== run 1 ==
// sd_encr_device
module sd_encr_device (
    input wire clk,                     
    input wire rst,                     
    input wire start,                   
    input wire rw_flag,                 
    output wire done,                   
    output wire sd_clk,
    output wire sd_cs_n,
    output wire sd_mosi,
    input  wire sd_miso,
    input wire key_rw,                  
    input wire key_sel,                 
    input wire [511:0] key_data_in,     
    output wire [511:0] key_data_out    
);
Size in the first run: roughly 11000 cells after synthesis, roughly 3800 flip-flops, about 1000 I/O pins, roughly 0.14 mm² of cells after synthesis.
make LEC_CHECK=0 ABC_AREA=0 CAP_MARGIN=20 CELL_PAD_IN_SITES_GLOBAL_PLACEMENT=0 CORE_MARGIN=2 CORE_UTILIZATION=72 CTS_CLUSTER_DIAMETER=40 CTS_CLUSTER_SIZE=57 MIN_ROUTING_LAYER=met1 PLACE_DENSITY_LB_ADDON=0.0 SETUP_SLACK_MARGIN=0.97 SLEW_MARGIN=20 finish   # period 3.91 ns
run.sh (not shown) runs the stock make flow with config.mk's settings and CLKGATE_MAP_FILE=.
Input-level comparison between run 2 and run 1:
==> flow/config.mk <==
export PLATFORM = sky130hd
export DESIGN_NAME = sd_encr_device
export DESIGN_NICKNAME = sd_encr_device
export VERILOG_FILES = /design/flow/design.v
export SDC_FILE = /design/flow/constraint.sdc
export NUM_CORES = 4
export LEC_CHECK = 0
export CAP_MARGIN = 20
export CORE_MARGIN = 2
export CORE_UTILIZATION = 70
export CTS_CLUSTER_SIZE = 14
export SETUP_SLACK_MARGIN = 0.89
export SLEW_MARGIN = 20
## What came out
Comparing global-route usage for run 2 and run 1, the smaller number came from run 2. Number of non-clock buffers in the layout went down slightly going from run 1 to run 2. Relative to run 1, proportion of cell area spent on the clock network has decreased by 1.2 points in run 2. Number of global-route vias before repair: higher on run 1. On post-route fraction of the period consumed by the critical path: run 2 sits below run 1. Run 2 vs run 1 on sequential share of layout area: run 2 is the higher one. Run 1 → run 2: later-pin clock latency in the skew report now sits lower, critical path depth in cells now sits lower, final worst-path setup slack now sits higher, data required time of the critical path now sits lower, detail-routed via count per cell now sits lower.
Changes in run 3 relative to run 2:
diff --git a/flow/config.mk b/flow/config.mk
--- a/flow/config.mk
+++ b/flow/config.mk
@@ -7,7 +7,12 @@
 export LEC_CHECK = 0
-export CAP_MARGIN = 20
+export ABC_AREA = 0
+export CAP_MARGIN = 30
+export CELL_PAD_IN_SITES_GLOBAL_PLACEMENT = 0
 export CORE_MARGIN = 2
-export CORE_UTILIZATION = 70
+export CORE_UTILIZATION = 72
+export CTS_CLUSTER_DIAMETER = 40
 export CTS_CLUSTER_SIZE = 14
-export SETUP_SLACK_MARGIN = 0.89
+export MIN_ROUTING_LAYER = met1
+export PLACE_DENSITY_LB_ADDON = 0.06
+export SETUP_SLACK_MARGIN = 0.97
 export SLEW_MARGIN = 20
Notes after the runs:
Compared with run 2, run 3 has extra setup slack. Final critical-path required period: lower on run 3. Sequential cell area share on run 3 is down relative to run 2. In the flow results for run 3 and run 2, the relative area change from synthesis to final layout is smaller on run 2. Run 3 vs. run 2: upper clock frequency limit grew by about 1.5%; core region area saw a decrease; power density over the cells rose by 20 mW/mm²; sequential standard cell area level; non-clock buffer count higher. Run 2 ended up with u_sd_controller.block_idx[0] as its launch point of the critical path; run 3 ended up with u_sd_controller.block_idx[5]. [run 3 vs run 2] utilization after layout: higher in run 3. Looking at total track usage, run 3 sits 3.4 points higher than run 2 does.
For run 4, these inputs were changed with respect to run 3:
==> flow/config.mk <==
export PLATFORM = sky130hd
export DESIGN_NAME = sd_encr_device
export DESIGN_NICKNAME = sd_encr_device
export VERILOG_FILES = /design/flow/design.v
export SDC_FILE = /design/flow/constraint.sdc
export NUM_CORES = 4
export LEC_CHECK = 0
export CAP_MARGIN = 0
export CORE_ASPECT_RATIO = 0.71
export CORE_MARGIN = 2
export CORE_UTILIZATION = 72
export CTS_CLUSTER_DIAMETER = 381
export CTS_CLUSTER_SIZE = 14
export HOLD_SLACK_MARGIN = 0.29
export PLACE_DENSITY_LB_ADDON = 0.0
export SETUP_SLACK_MARGIN = 1.11
export SLEW_MARGIN = 20
--- outcome ---
In summary, run 4 completed successfully, with a layout that passed the timing, DRC and antenna checks. In the tables for run 3 and run 4, cell area reads lower with run 4. Between run 3 and run 4, number of setup buffers added after CTS decreased. Comparing run 3 with run 4, the placed cell area came out essentially unchanged. Run 4 vs run 3: total met2 wirelength after detailed routing down. Run 4 vs run 3, slowest cell on the critical path: sky130_fd_sc_hd__dfrtp_4 vs sky130_fd_sc_hd__or3_4.
Changes in run 5 relative to run 4:
diff --git a/flow/config.mk b/flow/config.mk
--- a/flow/config.mk
+++ b/flow/config.mk
@@ -7,3 +7,3 @@
 export LEC_CHECK = 0
-export CAP_MARGIN = 0
+export CAP_MARGIN = 20
 export CORE_ASPECT_RATIO = 0.71
@@ -11,7 +11,6 @@
 export CORE_UTILIZATION = 72
-export CTS_CLUSTER_DIAMETER = 381
+export CTS_CLUSTER_DIAMETER = 376
 export CTS_CLUSTER_SIZE = 14
-export HOLD_SLACK_MARGIN = 0.29
 export PLACE_DENSITY_LB_ADDON = 0.0
-export SETUP_SLACK_MARGIN = 1.11
+export SETUP_SLACK_MARGIN = 1.12
 export SLEW_MARGIN = 20
==> flow/constraint.sdc <==
create_clock -name core_clock -period 3.92 [get_ports {clk}]
set_input_delay 0.7840 -clock core_clock [delete_from_list [all_inputs] [get_ports {clk}]]
set_output_delay 0.7840 -clock core_clock [all_outputs]
set_load 0.01 [all_outputs]
--- outcome ---
Sequential portion of the cell area down 0.27 points in run 5 wrt run 4
Summary: with run 4 as the reference, non-clock buffer count in run 5 moved up slightly.
On standby leakage power, the higher figure sits with run 5, not run 4.
From run 4 to run 5 the numbers moved as follows: wire length on met2 rose 790 µm, worst setup timing slack at the placement stage up 130 ps, routed wire length saw an increase, number of nets in the layout has remained practically unchanged.
Power is estimated from default activity; no workload was simulated.
